north:
// distortion_correction
module distortion_correction #(
    parameter DATA_WIDTH = 16,
    parameter H_RES = 1280,
    parameter V_RES = 720
)(
    input clk,
    input rst_n,
    input [15:0] fx, fy,       
    input [15:0] cx, cy,       
    input [15:0] k1, k2, k3,   
    input valid_params,
    input [DATA_WIDTH-1:0] vin_data,
    input vin_de, vin_vs, vin_hs,
    input [9:0] pixel_x, pixel_y,
    output reg [DATA_WIDTH-1:0] vout_data,
    output reg vout_de, vout_vs, vout_hs,
    input [15:0] ram_rd_data,
    output reg [19:0] ram_rd_addr,
    output reg ram_rd_en
);
    localparam IDLE = 2'b00;
    localparam CALC = 2'b01;
    localparam WAIT = 2'b10;
    localparam OUT  = 2'b11;
    reg [1:0] state, next_state;
    reg signed [15:0] x_norm, y_norm;       
    reg signed [31:0] x2, y2, r2;           
    reg signed [31:0] r4, r6;               
    reg signed [31:0] distortion_factor;    
    reg signed [15:0] x_distorted, y_distorted;   
    reg [9:0] corrected_x, corrected_y;     
    reg [9:0] px_d1, py_d1, px_d2, py_d2;
    reg de_d1, vs_d1, hs_d1;
    reg de_d2, vs_d2, hs_d2;
    reg de_d3, vs_d3, hs_d3;
    reg [2:0] calc_cnt;
    always @(posedge clk or negedge rst_n) begin
        if (!rst_n) begin
            state <= IDLE;
        end else begin
            state <= next_state;
        end
    end
    always @(*) begin
        case (state)
  ...
clock: 11.1 ns
lec_check: 0
cap_margin: 0
cell_pad_in_sites_detail_placement: 0
core_margin: 2
core_utilization: 72
cts_cluster_diameter: 28
cts_cluster_size: 56
gpl_timing_driven: 1
hold_slack_margin: 0.11
place_density_lb_addon: 0.11
setup_slack_margin: -0.6
slew_margin: 20
tns_end_percent: 10
run.sh (not shown) runs the stock make flow with config.mk's settings and CLKGATE_MAP_FILE=.
Although north finished all stages, its layout failed final checks on negative setup slack.
For south, these inputs were changed with respect to north:
- PLACE_DENSITY_LB_ADDON: 0.11 -> unset
- ABC_AREA: unset -> 1
- PLACE_DENSITY: unset -> 0.64
- the clock period (ns, I/O delays scaled along): 11.1 -> 9.56
==> results <==
Setup slack in south is 0.62 ns higher than in north. Required time at the worst-slack endpoint in south is 1.53 ns lower than in north. north → south: worst endpoint data arrival time went down, width of the die now larger, count of clock-buffer cells in the layout +about 8%. south ran in full, but the layout does not pass; the checks complain about negative setup slack. Changes observed in south relative to north: cell depth of the worst setup path moved down; register share of the cell area shows a reduction of 0.29 points; final cell count +2100; post-synthesis instance total rose by 18%.
#### Input delta (east over south)
- CORE_UTILIZATION now 65, was 72
- ABC_AREA no longer set, was 1
- SETUP_SLACK_MARGIN now 3.1, was -0.6
- PLACE_DENSITY_LB_ADDON now 0.03, previously not set
- PLACE_DENSITY no longer set, was 0.64
- CTS_CLUSTER_DIAMETER now 80, was 28
- the clock period (ns, I/O delays scaled along) now 12.2, was 9.56
### Flow results
- Although east finished all stages, its layout failed final checks on negative setup slack.
- Looking at multi-input gate area in the final layout, east sits about 0.6% higher than south does.
- Compared east vs south, and post-synthesis instance area is down in east.
- Number of buffers inserted during clock tree synthesis for east: 64% down relative to south
Modified inputs, west compared to east
- CELL_PAD_IN_SITES_DETAIL_PLACEMENT now 2, was 0
- PLACE_DENSITY_LB_ADDON now 0.11, was 0.03
- SETUP_SLACK_MARGIN now 5.0, was 3.1
- CORE_UTILIZATION now 16, was 65
- the clock period (ns, I/O delays scaled along) now 26.0, was 12.2
--- outcome ---
- west reached the final stage; the timing, design-rule and antenna checks on its layout passed.
- Going from east to west, utilization after layout went down, number of global-route vias before repair saw an increase, setup slack of the critical path after layout increased 10.73 ns, final cell count without fillers higher, fraction of area in registers fell by 0.26 points.
- west vs east — area of the placeable core climbed by more than 100%
- Going from east to west, the number of clock buffers inserted by TritonCTS was found to have gone up by 42%.
- Going from east to west, the count of clock buffers in the final design was found to have gone up by about 45%.
- As far as mean post-synth cell area goes, east and west are indistinguishable; the numbers are identical.
